## delta
Design MAC_Unit, start of the top module:
module MAC_Unit #(parameter WIDTH=32) (
    input logic clk,
    input logic reset,
    input  logic [WIDTH-1:0] a,
    input  logic [WIDTH-1:0] b,
    output logic [WIDTH*2-1:0] result
);
    logic [WIDTH-1:0] a_reg, b_reg;
    logic [WIDTH*2-1:0] mult_result;  
    always_ff@(posedge clk or posedge reset) begin
        if (reset) begin
            a_reg <= '0;
            b_reg <= '0;
            mult_result <= '0;
            result <= '0;
        end else begin
            a_reg <= a;
            b_reg <= b;
            mult_result <= a_reg * b_reg;  
            result <= mult_result + result;  
        end 
    end
endmodule
Size: ~6,500 cells after synthesis, ~130 I/O pins.
==> flow/config.mk <==
export PLATFORM = sky130hd
export DESIGN_NAME = MAC_Unit
export DESIGN_NICKNAME = MAC_Unit
export VERILOG_FILES = /design/flow/design.v
export SDC_FILE = /design/flow/constraint.sdc
export NUM_CORES = 4
export LEC_CHECK = 0
export ABC_AREA = 1
export CAP_MARGIN = 30
export CELL_PAD_IN_SITES_DETAIL_PLACEMENT = 2
export CELL_PAD_IN_SITES_GLOBAL_PLACEMENT = 2
export CORE_ASPECT_RATIO = 1.56
export CORE_MARGIN = 2
export CORE_UTILIZATION = 40
export CTS_CLUSTER_SIZE = 22
export GPL_ROUTABILITY_DRIVEN = 1
export GPL_TIMING_DRIVEN = 0
export HOLD_SLACK_MARGIN = 0.03
export MAX_ROUTING_LAYER = met4
export MIN_ROUTING_LAYER = met2
export SETUP_SLACK_MARGIN = 1.59
export SLEW_MARGIN = 15
==> flow/constraint.sdc <==
create_clock -name core_clock -period 7.13 [get_ports {clk}]
set_input_delay 1.4260 -clock core_clock [delete_from_list [all_inputs] [get_ports {clk}]]
set_output_delay 1.4260 -clock core_clock [all_outputs]
set_load 0.01 [all_outputs]
run.sh (not shown) runs the stock make flow with config.mk's settings and CLKGATE_MAP_FILE=.
Run status, delta: aborted in 5_1_grt, error GRT-0116
Input-level comparison between fjord and delta:
# delta
export LEC_CHECK = 0
export ABC_AREA = 1
export CAP_MARGIN = 30
export CELL_PAD_IN_SITES_DETAIL_PLACEMENT = 2
export CELL_PAD_IN_SITES_GLOBAL_PLACEMENT = 2
export CORE_ASPECT_RATIO = 1.56
export CORE_MARGIN = 2
export CORE_UTILIZATION = 40
export CTS_CLUSTER_SIZE = 22
export GPL_ROUTABILITY_DRIVEN = 1
export GPL_TIMING_DRIVEN = 0
export HOLD_SLACK_MARGIN = 0.03
export MAX_ROUTING_LAYER = met4
export MIN_ROUTING_LAYER = met2
export SETUP_SLACK_MARGIN = 1.59
export SLEW_MARGIN = 15
create_clock -name core_clock -period 7.13 [get_ports {clk}]
# fjord
export LEC_CHECK = 0
export CAP_MARGIN = 20
export CORE_MARGIN = 2
export CORE_UTILIZATION = 72
export PLACE_DENSITY_LB_ADDON = 0.24
export SLEW_MARGIN = 20
create_clock -name core_clock -period 7.29 [get_ports {clk}]
[summary]
- fjord: all stages done; final checks FAILED (setup timing).
- Going from delta to fjord, full die area went down by 50%; post-synthesis cell type count went up by 53.
- Taking delta as the reference point, the synthesized area per cell of fjord rises by about 30%.
- Floorplan core area in fjord is 51% below delta.
- delta → fjord: placed cell count decreased 2,742, area of the synthesized netlist per yosys stat now sits lower, post-CTS setup-driven buffer insertion count went down, placer congestion estimate down 19%.
- | area after synthesis | higher: delta |
- Looking at post-synthesis instance total, fjord sits below delta.
Changes in pepper relative to fjord:
# fjord
export LEC_CHECK = 0
export CAP_MARGIN = 20
export CORE_MARGIN = 2
export CORE_UTILIZATION = 72
export PLACE_DENSITY_LB_ADDON = 0.24
export SLEW_MARGIN = 20
create_clock -name core_clock -period 7.29 [get_ports {clk}]
# pepper
export LEC_CHECK = 0
export CAP_MARGIN = 20
export CORE_MARGIN = 2
export CORE_UTILIZATION = 18
export SLEW_MARGIN = 20
create_clock -name core_clock -period 8.79 [get_ports {clk}]
--- outcome ---
- No stage failed in pepper, and the final checks on the layout all came back clean.
- Global-route usage for pepper is lower than for fjord.
- Run comparison: pepper master of the slowest instance on the critical path sky130_fd_sc_hd__dfrtp_1; fjord master of the slowest instance on the critical path sky130_fd_sc_hd__fa_1
- | number of nets in the finished design | higher: fjord |
- Number of DRC markers in iteration 0, fjord and pepper: larger value in fjord
The inputs of onyx differ from those of pepper as listed below.
# pepper
export LEC_CHECK = 0
export CAP_MARGIN = 20
export CORE_MARGIN = 2
export CORE_UTILIZATION = 18
export SLEW_MARGIN = 20
create_clock -name core_clock -period 8.79 [get_ports {clk}]
# onyx
export LEC_CHECK = 0
export ABC_AREA = 1
export CAP_MARGIN = 20
export CORE_MARGIN = 2
export CORE_UTILIZATION = 72
export CTS_CLUSTER_DIAMETER = 376
export CTS_CLUSTER_SIZE = 98
export HOLD_SLACK_MARGIN = -0.08
export SLEW_MARGIN = 20
export TNS_END_PERCENT = 5
create_clock -name core_clock -period 4.88 [get_ports {clk}]
==> results <==
- No crash in onyx: every stage finished, but the layout fails its final checks due to setup timing.
- Measured against pepper, the wire length of the first global-routing pass of onyx comes out at 1.17 times the reference value.
- For pepper, the uppermost layer routed was met4, unlike onyx, where it was met5.
- Sequential share of layout area in onyx is 1.3 points below pepper.
- Diff pepper -> onyx: wire length reported by the detailed router saw an increase; amount of wire on met2 after detailed routing saw an increase.
- The run showing the greater via count of the first global-routing pass is onyx.
--- input diff onyx..umber ---
# onyx
export LEC_CHECK = 0
export ABC_AREA = 1
export CAP_MARGIN = 20
export CORE_MARGIN = 2
export CORE_UTILIZATION = 72
export CTS_CLUSTER_DIAMETER = 376
export CTS_CLUSTER_SIZE = 98
export HOLD_SLACK_MARGIN = -0.08
export SLEW_MARGIN = 20
export TNS_END_PERCENT = 5
create_clock -name core_clock -period 4.88 [get_ports {clk}]
# umber
export LEC_CHECK = 0
export CAP_MARGIN = 20
export CORE_MARGIN = 2
export CORE_UTILIZATION = 40
export SLEW_MARGIN = 20
create_clock -name core_clock -period 8.79 [get_ports {clk}]
Results
- umber: no failed stages, no open violations at the end
- A highest metal layer used by the detailed router of met5 is what onyx shows, while met4 belongs to umber.
- Going from onyx to umber, worst setup slack saw an increase; final RePlAce weighted congestion saw a decrease.
- The run showing the smaller net count reported at finish is umber.
- Sequential share of layout area up 1.7 points in umber wrt onyx
- Sort onyx and umber by instance area after placement, ascending, and umber comes first.
- umber: met3 track demand over resource 5.5 points below onyx


MAC_Unit again, from the RTL that the note above started with.
## MAC_Unit
module MAC_Unit #(parameter WIDTH=32) (
    input logic clk,
    input logic reset,
    input  logic [WIDTH-1:0] a,
    input  logic [WIDTH-1:0] b,
    output logic [WIDTH*2-1:0] result
);
make LEC_CHECK=0 CAP_MARGIN=35 CELL_PAD_IN_SITES_GLOBAL_PLACEMENT=0 CORE_ASPECT_RATIO=0.91 CORE_MARGIN=2 CORE_UTILIZATION=72 CTS_CLUSTER_DIAMETER=354 GPL_ROUTABILITY_DRIVEN=1 GPL_TIMING_DRIVEN=1 HOLD_SLACK_MARGIN=0.3 MAX_ROUTING_LAYER=met4 MIN_ROUTING_LAYER=met1 SETUP_SLACK_MARGIN=-0.41 SLEW_MARGIN=20 finish   # period 6.77 ns
The baseline produced a layout that fails on setup timing.
Change:
- CAP_MARGIN: 35 -> 0
- CELL_PAD_IN_SITES_GLOBAL_PLACEMENT: 0 -> default
- CORE_ASPECT_RATIO: 0.91 -> default
- CTS_CLUSTER_DIAMETER: 354 -> 305
- CTS_CLUSTER_SIZE: default -> 42
- GPL_ROUTABILITY_DRIVEN: 1 -> default
- GPL_TIMING_DRIVEN: 1 -> default
- HOLD_SLACK_MARGIN: 0.3 -> default
- MAX_ROUTING_LAYER: met4 -> default
- MIN_ROUTING_LAYER: met1 -> default
- SETUP_SLACK_MARGIN: -0.41 -> default
- clock period: 6.77 -> 6.46 ns (I/O delays scaled with it)
The new run finished with setup timing left.
Non-clock buffer count came out higher by 24.
Design area came out higher by 1.4%.
Register-to-register slack is worse by 0.45 ns.
Synthesized cell count is unchanged.
Count of clock-buffer cells in the layout came out higher by 1.
Hold slack is worse by 0.014 ns.
Via count came out higher by 2.3%.
Cell count came out higher by 0.34%.
Global-route usage came out lower by 0.40 points.
Change:
- ABC_AREA: default -> 0
- HOLD_SLACK_MARGIN: default -> -0.09
- PLACE_DENSITY: default -> 0.64
- TNS_END_PERCENT: default -> 5
The new run finished but fails on setup timing.
Clock skew goes down by 0.0043 ns.
Design area drops by 2.1%.
Fmax increases by 2.8%.
Count of clock-buffer cells in the layout does not change.
Worst setup slack is better by 0.21 ns.
Core utilization fell by 1.8 points.
Change:
- ABC_AREA: 0 -> default
- CAP_MARGIN: 0 -> 20
- CTS_CLUSTER_DIAMETER: 305 -> default
- CTS_CLUSTER_SIZE: 42 -> default
- HOLD_SLACK_MARGIN: -0.09 -> default
- PLACE_DENSITY: 0.64 -> default
- TNS_END_PERCENT: 5 -> default
- clock period: 6.46 -> 8.96 ns (I/O delays scaled with it)
With this change the flow finished clean. Setup slack improved by 1.3 ns. Fmax shrinks by about 14%. Worst hold slack improved by 0.012 ns. Clock-buffer cell count shrinks by 1. Final area shrinks by 7.5%.


v26:
Starting RTL as in the previous note.
clock: 8.31 ns
lec_check: 0
cap_margin: 35
cell_pad_in_sites_global_placement: 1
core_aspect_ratio: 1.28
core_margin: 7
core_utilization: 24
cts_cluster_diameter: 277
cts_cluster_size: 97
gpl_routability_driven: 1
gpl_timing_driven: 1
max_routing_layer: met4
min_routing_layer: met1
place_density: 0.95
slew_margin: 0
tns_end_percent: 10
diff inputs: v26 => v5
Settings: a change of CORE_MARGIN from 7 to 2; a change of CORE_ASPECT_RATIO from 1.28 to 0.71; a change of CORE_UTILIZATION from 24 to 72; a change of CTS_CLUSTER_SIZE from 97 to 41; a deleted TNS_END_PERCENT that had been 10; a change of SLEW_MARGIN from 0 to 20; a change of CTS_CLUSTER_DIAMETER from 277 to 354; a change of CELL_PAD_IN_SITES_GLOBAL_PLACEMENT from 1 to 0; a deleted PLACE_DENSITY that had been 0.95; an added SETUP_SLACK_MARGIN of -0.41; a change of the clock period (ns, I/O delays scaled along) from 8.31 to 6.77.
The flow completed for v5, but it is not clean: the layout still shows setup timing.
v5 ends up with higher final critical-path share of the clock period than v26 does.
Diff v26 -> v5 | cell area | up by a few percent
In the reports for v26 and v5, the larger final net count belongs to v5.
On number of global-route vias before repair, v26 and v5 are basically level.
Changes in v36 relative to v5:
Settings: a deleted MIN_ROUTING_LAYER that had been met1; a deleted SETUP_SLACK_MARGIN that had been -0.41; a change of CTS_CLUSTER_SIZE from 41 to 98; a deleted CORE_ASPECT_RATIO that had been 0.71; a deleted MAX_ROUTING_LAYER that had been met4; an added TNS_END_PERCENT of 5; a deleted CTS_CLUSTER_DIAMETER that had been 354; a deleted CELL_PAD_IN_SITES_GLOBAL_PLACEMENT that had been 0; a change of CAP_MARGIN from 35 to 20; a deleted GPL_TIMING_DRIVEN that had been 1; a deleted GPL_ROUTABILITY_DRIVEN that had been 1; a change of the clock period (ns, I/O delays scaled along) from 6.77 to 4.88.
Notes after the runs:
v36 had finished all stages when the layout checks came back failing, citing setup timing. Higher total routed wirelength was reported by v5, not v36. Comparing v5 and v36, the lower via count of the first global-routing pass is on v5. Sequential cell area in the final layout across v5 and v36: no real change. In the metrics for v5 and v36, the one carrying the higher placed cell area is v36. Relative to v5, the final critical-path share of the clock period of v36 is higher by 39 points.
#### Input delta (v20 over v36)
Settings: HOLD_SLACK_MARGIN: unset -> -0.08; CTS_CLUSTER_DIAMETER: unset -> 376; CTS_CLUSTER_SIZE: 98 -> 10; ABC_AREA: unset -> 0.
[summary]
v20: complete, dirty (setup timing)
As far as overall die height goes, v20 and v36 are indistinguishable; the numbers are identical.
v20 against v36: mean area per synthesized cell did not really move; setup slack of the worst register-to-register path did not really move; logic area did not really move.
From v20 to v36, wire length did not move at all.
Input-level comparison between v30 and v20:
Settings: swapping 10 for 15 in CTS_CLUSTER_SIZE; clearing ABC_AREA, which used to be 0; clearing TNS_END_PERCENT, which used to be 5; putting SETUP_SLACK_MARGIN at -0.43 where nothing was set; clearing HOLD_SLACK_MARGIN, which used to be -0.08; clearing CTS_CLUSTER_DIAMETER, which used to be 376; swapping 4.88 for 7.36 in the clock period (ns, I/O delays scaled along).
### Flow results
[v30] flow finished | final checks: failed | reasons: setup timing
From v20 to v30 the numbers moved as follows: first-iteration DRC count went up; multi-input logic portion of the cell area went up; total stage count of the critical path went up; share of the core filled with cells went down; worst path setup slack after routing went up.
Going from v20 to v30, number of buffers inserted to repair setup after CTS shows a reduction of 7; slew of the pin with the lowest slew margin shows an increase of 230 ps.
Taking v20 as the reference, in v30 met2 usage in global routing went down, maximum single-stage delay on the critical path went up.
v20 vs v30, startpoint of the worst setup timing path: a_reg[12] vs b_reg[9]
Compared with v20, v30 supports a lower clock frequency.
--- input diff v30..v49 ---
Settings: removing SETUP_SLACK_MARGIN (formerly -0.43); removing CTS_CLUSTER_SIZE (formerly 15); changing CORE_UTILIZATION from 72 to 40; changing the clock period (ns, I/O delays scaled along) from 7.36 to 9.0.
[summary]
- No stage failed in v49, and the final checks on the layout all came back clean.
- v49 reports its cell with the largest stage delay on the worst path as sky130_fd_sc_hd__dfrtp_1 while v30 reports sky130_fd_sc_hd__fa_2.
- Compared with v30, v49 shows number of filler cells placed in the layout that has gone up by more than 100%.
- Delta (v49 minus v30): diode insertion count for antenna repair went up, total core area went up by 80%.
- The source of the critical timing path comes out b_reg[9] in one run and a_reg[10] in the other, namely in v30 and v49 respectively.
- Cmp v49 vs v30: final setup skew lower in v49
- Core util | v49 vs v30 | v49 lower
- [compare] base=v30 new=v49: routed wire length higher; clock transition time at the flip-flop clock pins of the worst setup and hold paths now sits at about the same level; count of library flops with an enable pin roughly the same.


The RTL this note starts from:
==> flow/design.v <==
module MAC_Unit #(parameter WIDTH=32) (
    input logic clk,
    input logic reset,
    input  logic [WIDTH-1:0] a,
    input  logic [WIDTH-1:0] b,
    output logic [WIDTH*2-1:0] result
);
    logic [WIDTH-1:0] a_reg, b_reg;
    logic [WIDTH*2-1:0] mult_result;  
    always_ff@(posedge clk or posedge reset) begin
        if (reset) begin
            a_reg <= '0;
            b_reg <= '0;
            mult_result <= '0;
            result <= '0;
        end else begin
            a_reg <= a;
            b_reg <= b;
            mult_result <= a_reg * b_reg;  
            result <= mult_result + result;  
        end 
    end
endmodule
clock: 7.29 ns
lec_check: 0
cap_margin: 40
core_margin: 2
core_utilization: 72
cts_cluster_size: 42
hold_slack_margin: 0.27
place_density_lb_addon: 0.01
setup_slack_margin: 2.07
slew_margin: 20
The starting point completed and failed the layout checks on setup timing.
Edit:
CAP_MARGIN = 30   (was 40)
CTS_CLUSTER_SIZE = unset   (was 42)
HOLD_SLACK_MARGIN = unset   (was 0.27)
SETUP_SLACK_MARGIN = 0.61   (was 2.07)
clock period = 7.36 ns   (was 7.29 ns; I/O delays follow)
Outcome: The changed run completed and failed the layout checks on setup timing. Final cell count is about the same. Via count came out lower by 1.3%. Worst setup slack gets better by 0.091 ns. Hold slack improved by 0.011 ns. Count of clock-buffer cells in the layout is higher by 1. Utilization goes down by 0.97 points. Final area decreases by 1.1%.


run A:
Starts from the design.v that is shown in full above.
Settings: LEC_CHECK=0, CAP_MARGIN=35, CELL_PAD_IN_SITES_GLOBAL_PLACEMENT=1, CORE_ASPECT_RATIO=0.5, CORE_MARGIN=7, CORE_UTILIZATION=24, CTS_CLUSTER_DIAMETER=277, CTS_CLUSTER_SIZE=97, GPL_ROUTABILITY_DRIVEN=1, GPL_TIMING_DRIVEN=1, MAX_ROUTING_LAYER=met4, MIN_ROUTING_LAYER=met1, PLACE_DENSITY=0.95, SLEW_MARGIN=0, TNS_END_PERCENT=10; clock period 8.31 ns.
Having completed the whole flow, run A delivered a layout that passed the timing, DRC and antenna checks.
Inputs modified between run A and run B:
- CORE_ASPECT_RATIO now 1.28, was 0.5
- CORE_MARGIN now 2, was 7
- CTS_CLUSTER_DIAMETER now 354, was 277
- CTS_CLUSTER_SIZE no longer set, was 97
- CELL_PAD_IN_SITES_GLOBAL_PLACEMENT now 0, was 1
- CORE_UTILIZATION now 71, was 24
- TNS_END_PERCENT no longer set, was 10
- SETUP_SLACK_MARGIN now -0.41, previously not set
- SLEW_MARGIN now 20, was 0
- PLACE_DENSITY no longer set, was 0.95
- the clock period (ns, I/O delays scaled along) now 6.77, was 8.31
[summary]
In run B the implementation completed, yet the final layout does not meet the checks, the culprit being setup timing.
On run B: fill cell total of the finished layout is 14851 lower than what run A gave.
Of the two values seen for slowest stage cell on the critical path, dfrtp_1 was produced by run A and fa_2 by run B.
Timing startpoint of the critical path: b_reg[7]$_DFF_PP0_ -> run B, a_reg[12]$_DFF_PP0_ -> run A
Run B against run A: final critical path time including I/O delays and setup decreased 630 ps; number of global-route vias before repair increased about 5.5%; sequential share of layout area decreased 0.46 points; number of iterations in the first detailed-routing pass increased 2.
Edits applied to the flow inputs when going from run B to run C:
- a deleted CTS_CLUSTER_DIAMETER that had been 354
- a deleted CELL_PAD_IN_SITES_GLOBAL_PLACEMENT that had been 0
- an added CTS_CLUSTER_SIZE of 100
- a change of CAP_MARGIN from 35 to 20
- a deleted CORE_ASPECT_RATIO that had been 1.28
- a deleted MAX_ROUTING_LAYER that had been met4
- an added ABC_AREA of 1
- a deleted GPL_ROUTABILITY_DRIVEN that had been 1
- a deleted SETUP_SLACK_MARGIN that had been -0.41
- a deleted GPL_TIMING_DRIVEN that had been 1
- a change of CORE_UTILIZATION from 71 to 62
- a deleted MIN_ROUTING_LAYER that had been met1
- a change of the clock period (ns, I/O delays scaled along) from 6.77 to 4.49
--- outcome ---
- Run C: all stages done; final checks FAILED (setup timing).
- Going from run B to run C, count of plain and timing-repair buffers grew slightly.
- Taking run B over run C, the post-synthesis cell count ratio works out to 0.68.
- Looking at beginning of the critical path, the b_reg[8]$_DFF_PP0_ result is from run C; the b_reg[7]$_DFF_PP0_ one comes from run B.
- For the utilization, run C came in 8.7 points lower than run B did.
